// top
module top (
  input  logic        clk,
  input  logic        rst_n,
  input  logic [15:0] setpoint,
  input  logic [15:0] feedback,
  input  logic [15:0] Kp,
  input  logic [15:0] Ki,
  input  logic [15:0] Kd,
  input  logic [15:0] clk_prescaler,
  output logic [15:0] control_signal
);
Settings: LEC_CHECK=0, ABC_AREA=0, CAP_MARGIN=35, CELL_PAD_IN_SITES_DETAIL_PLACEMENT=0, CELL_PAD_IN_SITES_GLOBAL_PLACEMENT=1, CORE_MARGIN=8, CORE_UTILIZATION=53, CTS_CLUSTER_DIAMETER=230, CTS_CLUSTER_SIZE=52, GPL_ROUTABILITY_DRIVEN=1, GPL_TIMING_DRIVEN=0, HOLD_SLACK_MARGIN=0.11, MIN_ROUTING_LAYER=met1, PLACE_DENSITY=0.48, SETUP_SLACK_MARGIN=3.22, SLEW_MARGIN=30; clock period 16.2 ns.
run.sh (not shown) runs the stock make flow with config.mk's settings and CLKGATE_MAP_FILE=.
Next try:
Settings changed: ABC_AREA 0 to 1, CELL_PAD_IN_SITES_GLOBAL_PLACEMENT 1 to 2, GPL_TIMING_DRIVEN 0 to unset, MIN_ROUTING_LAYER met1 to met2, PLACE_DENSITY 0.48 to unset, SLEW_MARGIN 30 to 5.
Now the flow ended with an error in global placement.
Synthesized area came out higher by 6.0%.
Die size rose by 5.5%.
Synthesized cell count rose by 30%.
Next try:
Settings changed: ABC_AREA 1 to unset, CAP_MARGIN 35 to 20, CELL_PAD_IN_SITES_DETAIL_PLACEMENT 0 to unset, CELL_PAD_IN_SITES_GLOBAL_PLACEMENT 2 to unset, CORE_MARGIN 8 to 2, CORE_UTILIZATION 53 to 61, CTS_CLUSTER_DIAMETER 230 to unset, CTS_CLUSTER_SIZE 52 to 100, GPL_ROUTABILITY_DRIVEN 1 to unset, HOLD_SLACK_MARGIN 0.11 to unset, MIN_ROUTING_LAYER met2 to unset, SETUP_SLACK_MARGIN 3.22 to unset, SLEW_MARGIN 5 to 20.
Clock period 16.2 ns to 13.6 ns, I/O delays scaled along.
After rerunning: This time the run produced a clean layout. Synthesized area is lower by 5.7%. Die size goes down by 27%. Synthesized cell count fell by about 23%.
Next try:
Settings changed: ABC_AREA set to 1, CTS_CLUSTER_DIAMETER set to 375.
Clock period 13.6 ns to 9.34 ns, I/O delays scaled along.
=> With this change the flow finished but fails on setup timing; critical path depth rises by 31; via count rises by 38%; utilization rises by 8.7 points.
Next try:
Settings changed: CORE_UTILIZATION 61 to 72, CTS_CLUSTER_SIZE 100 to 99, PLACE_DENSITY set to 0.8.
Clock period 9.34 ns to 3.57 ns, I/O delays scaled along.
With this change the flow failed in clock tree synthesis; die size went down by 15%; area after synthesis stays the same; synthesized cell count does not change.
Next try:
Settings changed: ABC_AREA 1 to unset, CORE_UTILIZATION 72 to 65, CTS_CLUSTER_DIAMETER 375 to unset, CTS_CLUSTER_SIZE 99 to unset, PLACE_DENSITY 0.8 to unset, TNS_END_PERCENT set to 5.
Clock period 3.57 ns to 9.91 ns, I/O delays scaled along.
The changed run completed and failed the layout checks on setup timing.
Synthesized area falls by about 6%.
Synthesized cell count falls by about 23%.
Die area rises by 4.3%.

========
The RTL this note starts from:
==> flow/design.v <==
`timescale 1ns / 1ps
module pid_controller(
    input  logic        clk,
    input  logic        rst_n,
    input  logic [15:0] setpoint,
    input  logic [15:0] feedback,
    input  logic [15:0] Kp,
    input  logic [15:0] Ki,
    input  logic [15:0] Kd,
    input  logic [15:0] clk_prescaler,
    output logic [15:0] control_signal
);
    logic signed [16:0]  error_s;         
    logic signed [16:0]  prev_error_s;
    logic signed [31:0]  integral_s;      
    logic signed [31:0]  derivative_s;
    logic [15:0] clk_divider;
    logic        sampling_flag;
    logic signed [31:0] kp_mul, ki_mul;
    logic signed [31:0] kd_mul;
    logic signed [31:0] control_calc;
    always_ff @(posedge clk or negedge rst_n) begin
        if (!rst_n) begin
            clk_divider    <= 16'h0000;
            sampling_flag  <= 1'b0;
        end else if (clk_divider == clk_prescaler) begin
            clk_divider    <= 16'h0000;
            sampling_flag  <= 1'b1;
        end else begin
            clk_divider    <= clk_divider + 16'd1;
            sampling_flag  <= 1'b0;
        end
    end
    always_comb begin
        error_s = $signed({1'b0, setpoint}) - $signed({1'b0, feedback});
        kp_mul = $signed({1'b0, Kp}) * error_s;
        ki_mul = $signed({1'b0, Ki}) * error_s;
        kd_mul = $signed({1'b0, Kd}) * (error_s - prev_error_s);
        control_calc = kp_mul + integral_s + kd_mul;
    end
    always_ff @(posedge clk or negedge rst_n) begin
        if (!rst_n) begin
            prev_error_s   <= '0;
            integral_s     <= '0;
            derivative_s   <= '0;
            control_signal <= 16'h0000;
        end else if (sampling_flag) begin
            integral_s   <= integral_s + ki_mul;
            derivative_s <= kd_mul;
            control_signal <= control_calc[15:0];
            prev_error_s <= error_s;
        end
    end
endmodule
`timescale 1ns/1ps
module top (
  input  logic        clk,
  input  logic        rst_n,
  input  logic [15:0] setpoint,
  input  logic [15:0] feedback,
  input  logic [15:0] Kp,
  input  logic [15:0] Ki,
  input  logic [15:0] Kd,
  input  logic [15:0] clk_prescaler,
  output logic [15:0] control_signal
);
  pid_controller u_dut (
    .clk(clk),
    .rst_n(rst_n),
    .setpoint(setpoint),
    .feedback(feedback),
    .Kp(Kp),
    .Ki(Ki),
    .Kd(Kd),
    .clk_prescaler(clk_prescaler),
    .control_signal(control_signal)
  );
endmodule
clock: 12.5 ns
lec_check: 0
abc_area: 0
cap_margin: 20
cell_pad_in_sites_global_placement: 2
core_margin: 2
core_utilization: 40
cts_cluster_diameter: 340
cts_cluster_size: 16
place_density: 0.42
setup_slack_margin: -0.51
slew_margin: 20
tns_end_percent: 15
The baseline completed without violations.
==> next run, changes <==
- ABC_AREA: 0 -> default
- CELL_PAD_IN_SITES_GLOBAL_PLACEMENT: 2 -> default
- CTS_CLUSTER_DIAMETER: 340 -> default
- CTS_CLUSTER_SIZE: 16 -> default
- PLACE_DENSITY: 0.42 -> default
- SETUP_SLACK_MARGIN: -0.51 -> default
- TNS_END_PERCENT: 15 -> default
Outcome: The changed run finished clean; worst setup slack improved by 330 ps; cell area barely changes; die area stays the same; wire length shrinks by 11%.
==> next run, changes <==
- ABC_AREA: default -> 1
- CAP_MARGIN: 20 -> 40
- CORE_ASPECT_RATIO: default -> 1.57
- CORE_MARGIN: 2 -> 6
- CTS_CLUSTER_DIAMETER: default -> 177
- CTS_CLUSTER_SIZE: default -> 26
- GPL_ROUTABILITY_DRIVEN: default -> 0
- GPL_TIMING_DRIVEN: default -> 0
- PLACE_DENSITY_LB_ADDON: default -> 0.15
- SLEW_MARGIN: 20 -> 0
- TNS_END_PERCENT: default -> 45
=> Final area is higher by a few percent; register-to-register slack improved by 590 ps; global-route usage goes up by 1.6 points; die size went up by about a fifth; non-clock buffer count fell by 52; via count grows by a quarter to a third.
==> next run, changes <==
- CAP_MARGIN: 40 -> 20
- CELL_PAD_IN_SITES_GLOBAL_PLACEMENT: default -> 1
- CORE_ASPECT_RATIO: 1.57 -> 0.5
- CORE_MARGIN: 6 -> 2
- CTS_CLUSTER_DIAMETER: 177 -> 329
- CTS_CLUSTER_SIZE: 26 -> 100
- GPL_TIMING_DRIVEN: 0 -> default
- PLACE_DENSITY: default -> 0.78
- PLACE_DENSITY_LB_ADDON: 0.15 -> default
- SLEW_MARGIN: 0 -> 30
- TNS_END_PERCENT: 45 -> 10
=> The new run finished clean. Synthesized cell count does not change. Cell count shrinks by 0.86%. Clock-buffer cell count grows by 1. Die size shrinks by 7.1%. Synthesized area is unchanged. Worst setup slack improved by 420 ps. Utilization shrinks by 0.27 points. Routed wire length shrinks by 6.3%.

========
== job 4974 ==
RTL: the design.v shown in full above, as it stands there.
Settings: LEC_CHECK=0, ABC_AREA=1, CAP_MARGIN=20, CELL_PAD_IN_SITES_GLOBAL_PLACEMENT=2, CORE_MARGIN=2, CORE_UTILIZATION=40, CTS_CLUSTER_DIAMETER=340, CTS_CLUSTER_SIZE=100, PLACE_DENSITY=0.85, SETUP_SLACK_MARGIN=-0.51, SLEW_MARGIN=20, TNS_END_PERCENT=45; clock period 12.5 ns.
## Diff of input files: job 5833 against job 4974
Settings: PLACE_DENSITY now 0.78, was 0.85; GPL_ROUTABILITY_DRIVEN now 0, previously not set; SETUP_SLACK_MARGIN now -1.24, was -0.51; CTS_CLUSTER_DIAMETER now 329, was 340; SLEW_MARGIN now 0, was 20; CORE_ASPECT_RATIO now 0.5, previously not set; TNS_END_PERCENT now 10, was 45; CELL_PAD_IN_SITES_GLOBAL_PLACEMENT now 3, was 2.
Results
Measured against job 5833, the number of logic stages on the critical path including buffering of job 4974 comes out at 0.933 times the reference value. Against job 4974 as the reference, job 5833 delivers a lower clock buffer count in the final layout. Going from job 4974 to job 5833, wire length of the first global-routing pass increased about 4.7%; number of fillers in the final layout increased 53; worst setup slack increased 0.22 ns. The routed wire length of job 5833 was inferior to that of job 4974. Comparing job 5833 and job 4974, area added between synthesis and finish is lower on job 4974. On die size, job 5833 and job 4974 are basically level.
[inputs] job 5398 vs job 5833
Settings: removing GPL_ROUTABILITY_DRIVEN (formerly 0); changing SETUP_SLACK_MARGIN from -1.24 to -0.51; changing TNS_END_PERCENT from 10 to 15; changing CELL_PAD_IN_SITES_GLOBAL_PLACEMENT from 3 to 2; removing CORE_ASPECT_RATIO (formerly 0.5); changing CTS_CLUSTER_DIAMETER from 329 to 340; changing PLACE_DENSITY from 0.78 to 0.86; changing SLEW_MARGIN from 0 to 20.
The final layout from job 5398, which completed every stage, passed the timing, design-rule and antenna checks at the end of the flow.
Taking job 5833 as the reference, in job 5398 instance count on the critical path fell about 7%, area used by multi-input combinational logic about even.
Job 5833 was larger in final cell area than job 5398.

========
RTL: the design.v shown in full above, as it stands there.
Settings: LEC_CHECK=0, ABC_AREA=0, CAP_MARGIN=20, CORE_MARGIN=2, CORE_UTILIZATION=70, CTS_CLUSTER_DIAMETER=354, CTS_CLUSTER_SIZE=15, SETUP_SLACK_MARGIN=1.42, SLEW_MARGIN=20; clock period 5.33 ns.
The first run stopped in global routing.
Change:
- ABC_AREA: 0 -> 1
- MAX_ROUTING_LAYER: unset -> met4
- SETUP_SLACK_MARGIN: 1.42 -> unset
- clock period: 5.33 -> 5.38 ns (I/O delays scaled with it)
Outcome: The new run did not get past global routing, error GRT-0116. Synthesized area increases by a few percent. Die area is higher by a few percent. Synthesized cell count increases by a quarter to a third.

========
lane 1:
RTL: the design.v shown in full above, as it stands there.
export LEC_CHECK = 0
export ABC_AREA = 0
export CAP_MARGIN = 30
export CORE_ASPECT_RATIO = 2.0
export CORE_MARGIN = 2
export CORE_UTILIZATION = 41
export CTS_CLUSTER_DIAMETER = 339
export CTS_CLUSTER_SIZE = 41
export MIN_ROUTING_LAYER = met1
export PLACE_DENSITY = 0.53
export SETUP_SLACK_MARGIN = 0.77
export SLEW_MARGIN = 20
create_clock -name core_clock -period 19.9 [get_ports {clk}]
For lane 2, these inputs were changed with respect to lane 1:
Settings: a deleted MIN_ROUTING_LAYER that had been met1; a change of CORE_UTILIZATION from 41 to 40; a deleted CORE_ASPECT_RATIO that had been 2.0; a deleted CTS_CLUSTER_DIAMETER that had been 339; a deleted ABC_AREA that had been 0; a deleted CTS_CLUSTER_SIZE that had been 41; a deleted PLACE_DENSITY that had been 0.53; a deleted SETUP_SLACK_MARGIN that had been 0.77; a change of CAP_MARGIN from 30 to 20; a change of the clock period (ns, I/O delays scaled along) from 19.9 to 12.2.
Findings:
Highest signal layer in the routed design: met4 -> lane 2, met5 -> lane 1. Diff lane 2 and lane 1: number of nets in the finished design higher in lane 2. Compared lane 2 against lane 1; clock latency on the worst-skew pair within noise. Summary of lane 2 over lane 1: arrival time of data at the critical path endpoint now smaller, number of buffers added by the clock tree synthesis step barely changed, layout buffer count excluding clock buffers now sits higher. Compared lane 2 vs lane 1, and number of post-CTS setup repair buffers is up in lane 2.
Modified inputs, lane 3 compared to lane 2
Settings: CTS_CLUSTER_SIZE newly set to 21; CORE_UTILIZATION changed from 40 to 68; SETUP_SLACK_MARGIN newly set to 1.45; the clock period (ns, I/O delays scaled along) changed from 12.2 to 8.22.
Results
Summary across lane 2 and lane 3: the single failing run is lane 3.
What the final checks of lane 3 revealed, after a flow that finished every stage, was a layout that fails on negative setup slack.
Lane 3 vs. lane 2: utilization higher.
Lane 3 has total of fill cells in the finished design below what lane 2 had.
Going from lane 2 to lane 3, buffering overhead +5.6 points; number of post-CTS setup repair buffers climbed 24; wire length picked up an extra about 54%.
met4 as the top layer reached by signal wires was reported by lane 2, and met5 by lane 3.
Reported for lane 2 and lane 3, register area turned out identical to the last digit.
Critical path depth (lower): lane 3
For lane 4, these inputs were changed with respect to lane 3:
Settings: removing CTS_CLUSTER_SIZE (formerly 21); setting TNS_END_PERCENT to 5 for the first time; changing CORE_UTILIZATION from 68 to 65; removing SETUP_SLACK_MARGIN (formerly 1.45); changing the clock period (ns, I/O delays scaled along) from 8.22 to 10.2.
==> comparison <==
Although lane 4 finished all stages, its layout failed final checks on negative setup slack.
Against lane 3, lane 4 reports a global-route met1 utilization that is lower.
Lane 4 vs lane 3: cell count down in lane 4
Reported for lane 4 and lane 3, total clock sinks turned out identical to the last digit.
Lane 4 vs lane 3: die size up by a few percent
Relative to lane 3, tightest hold margin decreased by 6.4 ps in lane 4.
Total number of cells along the worst setup path, lane 4 and lane 3: higher on lane 3
Here is what was changed in the inputs of lane 5 compared with lane 4.
Settings: CTS_CLUSTER_DIAMETER newly set to 36; PLACE_DENSITY_LB_ADDON newly set to 0.03; MAX_ROUTING_LAYER newly set to met4; CORE_UTILIZATION changed from 65 to 72; CTS_CLUSTER_SIZE newly set to 88; SETUP_SLACK_MARGIN newly set to 2.97.
Completing all stages was not enough for lane 5: its layout failed the final checks because of negative setup slack. From lane 4 to lane 5 the numbers moved as follows: number of diodes added for antenna fixing has increased; total routed wirelength now larger; fraction of the cycle the final worst path needs saw an increase. Delta (lane 5 minus lane 4): final period demand of the worst path grew by 160 ps, clock skew grew by 7.3 ps, post-route non-filler standard cell count shrank by about 0.6%. Die size in lane 5 is 2600 sq um below lane 4. Setup slack, lane 4 and lane 5: higher on lane 4.

========
// top: RTL as listed in full above, without the edits since
Settings: LEC_CHECK=0, CAP_MARGIN=10, CORE_MARGIN=2, CORE_UTILIZATION=40, CTS_CLUSTER_SIZE=82, SLEW_MARGIN=20; clock period 13.6 ns.
Change:
- CAP_MARGIN: 10 -> 20
- CORE_UTILIZATION: 40 -> 59
- CTS_CLUSTER_SIZE: 82 -> unset
- SETUP_SLACK_MARGIN: unset -> 2.3
- clock period: 13.6 -> 9.09 ns (I/O delays scaled with it)
With this change the flow reached the layout checks and failed them: negative setup slack.
Synthesized area is unchanged.
First-iteration DRC count climbs by 1.3%.
Final area climbs by 13%.
Wire length climbs by 9.1%.
Die size drops by 32%.
Critical path depth does not change.
Clock skew climbs by 0.0083 ns.
Change:
- CORE_UTILIZATION: 59 -> 70
- CTS_CLUSTER_SIZE: unset -> 22
- SETUP_SLACK_MARGIN: 2.3 -> -0.6
- clock period: 9.09 -> 9.96 ns (I/O delays scaled with it)
The changed run produced a layout that fails on negative setup slack.
Utilization rises by 8.6 points.
Via count shrinks by 0.83%.
Routed wire length goes down by 6.1%.
Sequential cell count stays the same.
Count of clock-buffer cells in the layout is unchanged.
Setup slack gets better by 0.55 ns.
Final area falls by 7.7%.
Synthesized area does not change.
Change:
- CORE_UTILIZATION: 70 -> 40
- CTS_CLUSTER_SIZE: 22 -> unset
- SETUP_SLACK_MARGIN: -0.6 -> unset
- clock period: 9.96 -> 8.22 ns (I/O delays scaled with it)
After rerunning: The new run completed, yet does not pass: negative setup slack. Hold slack is worse by 0.0035 ns. Routed wire length rose by 5.2%. Count of clock-buffer cells in the layout does not change. Cell area rose by 6.7%. First-iteration DRC count fell by 20%. Utilization fell by 34 points. Via count fell by 2.1%. Worst setup slack is worse by 1.2 ns.
Change:
- CORE_UTILIZATION: 40 -> 13
- clock period: 8.22 -> 13.6 ns (I/O delays scaled with it)
=>
- The new run completed with no timing, DRC or antenna violations
- final area shrinks by 2.7%
- synthesized cell count is unchanged
- hold slack gains 0.0066 ns
- final cell count is higher by 38%
- area after synthesis stays the same
Change:
- CAP_MARGIN: 20 -> 10
- CELL_PAD_IN_SITES_DETAIL_PLACEMENT: unset -> 2
- CORE_ASPECT_RATIO: unset -> 1.74
- CORE_MARGIN: 2 -> 10
- CORE_UTILIZATION: 13 -> 40
- CTS_CLUSTER_SIZE: unset -> 82
- GPL_ROUTABILITY_DRIVEN: unset -> 0
- GPL_TIMING_DRIVEN: unset -> 0
- HOLD_SLACK_MARGIN: unset -> 0.15
- MAX_ROUTING_LAYER: unset -> met4
The changed run reached the layout checks and failed them: max-capacitance violations, max-slew violations, negative setup slack. Via count rises by 29%. Die area falls by 61%. Fmax falls by 8.8%. Clock skew rises by 0.0038 ns. Non-clock buffer count rises by 33. Wire length rises by 100%. Critical path depth falls by 5.
